## main
module main(
	input clk,
	input rst,
	input echo,
	input canal_serial_receptor,
	output canal_serial_transmisor,
	output servo1,
	output servo2,
	output servo3,
	output servo4,
	output servo5,
	output [7:0] leds,
	output trig,
	output [7:0] seg,
	output [3:0] an
    );
Size in the first run: about 4600 cells after synthesis, about 37000 um2 of cells after synthesis.
make LEC_CHECK=0 CAP_MARGIN=20 CORE_MARGIN=2 CORE_UTILIZATION=66 CTS_CLUSTER_SIZE=14 SLEW_MARGIN=20 finish   # period 6.5 ns
run.sh (not shown) runs the stock make flow with config.mk's settings and CLKGATE_MAP_FILE=.
Then changed:
CORE_UTILIZATION = 72   (was 66)
CTS_CLUSTER_DIAMETER = 313   (was default)
SETUP_SLACK_MARGIN = -0.32   (was default)
clock period = 4.27 ns   (was 6.5 ns; I/O delays follow)
Effect:
- The changed run ran to the end with violations: setup timing
- clock-buffer cell count drops by 45
- cell area stays flat
- register-to-register slack is worse by 0.88 ns
- clock power drops by a few percent
- via count climbs by a few percent
- final cell count is about the same
- worst setup slack is worse by 0.88 ns


main again, from the RTL that the note above started with.
// main
module main(
	input clk,
	input rst,
	input echo,
	input canal_serial_receptor,
	output canal_serial_transmisor,
	output servo1,
	output servo2,
	output servo3,
	output servo4,
	output servo5,
	output [7:0] leds,
	output trig,
	output [7:0] seg,
	output [3:0] an
    );	
		wire [8:0] distancia;
		wire [13:0] decimal;
		wire [7:0] ang_servo_1;
		wire [7:0] ang_servo_2;
		wire [7:0] ang_servo_3;
		wire [7:0] ang_servo_4;
		wire [7:0] ang_servo_5;
		assign leds = decimal[7:0];
		servo_pwm servo_pwm1 (
			.pos(ang_servo_1),  
			.clk(clk),
			.rst(rst),
			.servo_pulse(servo1)
		);
		servo_pwm servo_pwm2(
			.pos(ang_servo_2),  
			.clk(clk),
			.rst(rst),
			.servo_pulse(servo2)
		);
		servo_pwm servo_pwm3 (
			.pos(ang_servo_3),  
			.clk(clk),
			.rst(rst),
			.servo_pulse(servo3)
		);
		servo_pwm servo_pwm4 (
			.pos(ang_servo_4),  
			.clk(clk),
			.rst(rst),
			.servo_pulse(servo4)
		);
		servo_pwm servo_pwm5 (
			.pos(ang_servo_5),  
			.clk(clk),
			.rst(rst),
			.servo_pulse(servo5)
		);
		controlador_sensor_distancia controlador_sensor_distancia(
			.echo(echo),
			.clk(clk),
			.rst(rst),
			.distancia(distancia),
			.trig(trig)
		);
		controlador_etapa controlador_etapa(
			.distancia(distancia),
			.clk(clk),
			.rst(rst),
			.canal_serial_receptor(canal_serial_receptor),
			.decimal(decimal),
			.canal_serial_transmisor(canal_serial_transmisor),
			.ang_servo_1(ang_servo_1),
			.ang_servo_2(ang_servo_2),
			.ang_servo_3(ang_servo_3),
			.ang_servo_4(ang_servo_4),
			.ang_servo_5(ang_servo_5)
		);
		SevenSeg SevenSeg(
			.clk(clk),
			.rst(rst),
			.decimal({5'b00000, distancia}),
			.an(an),
			.seg(seg)
			);
endmodule
clock: 6.8 ns
lec_check: 0
cap_margin: 20
core_margin: 2
core_utilization: 71
gpl_timing_driven: 1
max_routing_layer: met5
place_density_lb_addon: 0.21
setup_slack_margin: 1.86
slew_margin: 20
The first run finished clean.
Edit:
CAP_MARGIN = 30   (was 20)
CELL_PAD_IN_SITES_GLOBAL_PLACEMENT = 0   (was unset)
CORE_UTILIZATION = 72   (was 71)
CTS_CLUSTER_SIZE = 56   (was unset)
GPL_TIMING_DRIVEN = unset   (was 1)
MAX_ROUTING_LAYER = met4   (was met5)
PLACE_DENSITY = 0.66   (was unset)
PLACE_DENSITY_LB_ADDON = unset   (was 0.21)
SETUP_SLACK_MARGIN = unset   (was 1.86)
SLEW_MARGIN = 25   (was 20)
TNS_END_PERCENT = 85   (was unset)
clock period = 4.2 ns   (was 6.8 ns; I/O delays follow)
After rerunning: The changed run produced a layout that fails on negative setup slack. Wire length came out higher by 3.3%. First-iteration DRC count came out higher by 2.7%. Cell area came out higher by 2.3%. Area after synthesis is unchanged. Clock-buffer cell count came out lower by 16. Utilization came out higher by 3.2 points.
Edit:
ABC_AREA = 0   (was unset)
CAP_MARGIN = 20   (was 30)
CELL_PAD_IN_SITES_DETAIL_PLACEMENT = 1   (was unset)
CELL_PAD_IN_SITES_GLOBAL_PLACEMENT = 3   (was 0)
CORE_MARGIN = 6   (was 2)
CORE_UTILIZATION = 52   (was 72)
CTS_CLUSTER_DIAMETER = 376   (was unset)
CTS_CLUSTER_SIZE = 87   (was 56)
GPL_ROUTABILITY_DRIVEN = 0   (was unset)
GPL_TIMING_DRIVEN = 0   (was unset)
HOLD_SLACK_MARGIN = -0.02   (was unset)
MIN_ROUTING_LAYER = met2   (was unset)
PLACE_DENSITY = 0.93   (was 0.66)
SLEW_MARGIN = 20   (was 25)
TNS_END_PERCENT = unset   (was 85)
clock period = 4.42 ns   (was 4.2 ns; I/O delays follow)
The changed run did not get past 3_1_place_gp_skip_io, error GPL-0301.
Area after synthesis does not change.
Synthesized cell count is unchanged.
Die area rises by 46%.
Edit:
ABC_AREA = 1   (was 0)
CELL_PAD_IN_SITES_DETAIL_PLACEMENT = unset   (was 1)
CELL_PAD_IN_SITES_GLOBAL_PLACEMENT = unset   (was 3)
CORE_MARGIN = 2   (was 6)
CORE_UTILIZATION = 72   (was 52)
CTS_CLUSTER_DIAMETER = 349   (was 376)
CTS_CLUSTER_SIZE = unset   (was 87)
GPL_ROUTABILITY_DRIVEN = unset   (was 0)
GPL_TIMING_DRIVEN = unset   (was 0)
HOLD_SLACK_MARGIN = unset   (was -0.02)
MIN_ROUTING_LAYER = unset   (was met2)
PLACE_DENSITY = unset   (was 0.93)
SETUP_SLACK_MARGIN = 0.49   (was unset)
SLEW_MARGIN = 5   (was 20)
clock period = 4.16 ns   (was 4.42 ns; I/O delays follow)
What happened:
- The new run ran to the end with violations: negative setup slack
- area after synthesis is lower by 0.53%
- die area is lower by 32%
- synthesized cell count is higher by 12%
Edit:
ABC_AREA = unset   (was 1)
CAP_MARGIN = 30   (was 20)
CELL_PAD_IN_SITES_GLOBAL_PLACEMENT = 3   (was unset)
CORE_UTILIZATION = 24   (was 72)
CTS_CLUSTER_DIAMETER = unset   (was 349)
CTS_CLUSTER_SIZE = 56   (was unset)
GPL_TIMING_DRIVEN = 0   (was unset)
HOLD_SLACK_MARGIN = 0.02   (was unset)
SETUP_SLACK_MARGIN = unset   (was 0.49)
TNS_END_PERCENT = 85   (was unset)
clock period = 5.95 ns   (was 4.16 ns; I/O delays follow)
=> Now the flow completed without violations. Power goes down by about 19%. Via count fell by 7.0%. Cell count goes up by about 15%. Combinational power climbs by 54%. Worst setup slack improved by 1.2 ns. Clock skew decreases by 0.013 ns. Wire length climbs by about 33%. Worst hold slack is better by 0.0052 ns. Final area grows by 5.3%.
Edit:
ABC_AREA = 1   (was unset)
CAP_MARGIN = 20   (was 30)
CELL_PAD_IN_SITES_GLOBAL_PLACEMENT = 2   (was 3)
CORE_ASPECT_RATIO = 0.55   (was unset)
CORE_MARGIN = 3   (was 2)
CORE_UTILIZATION = 55   (was 24)
CTS_CLUSTER_DIAMETER = 233   (was unset)
CTS_CLUSTER_SIZE = 72   (was 56)
GPL_ROUTABILITY_DRIVEN = 0   (was unset)
HOLD_SLACK_MARGIN = unset   (was 0.02)
MAX_ROUTING_LAYER = met5   (was met4)
PLACE_DENSITY_LB_ADDON = 0.28   (was unset)
SLEW_MARGIN = 20   (was 5)
TNS_END_PERCENT = 100   (was 85)
clock period = 10.0 ns   (was 5.95 ns; I/O delays follow)
Effect: This time the run died in 3_1_place_gp_skip_io; synthesized cell count goes up by roughly a tenth; die size decreases by well over a third; area after synthesis is lower slightly.
Power is estimated from default activity; no workload was simulated.
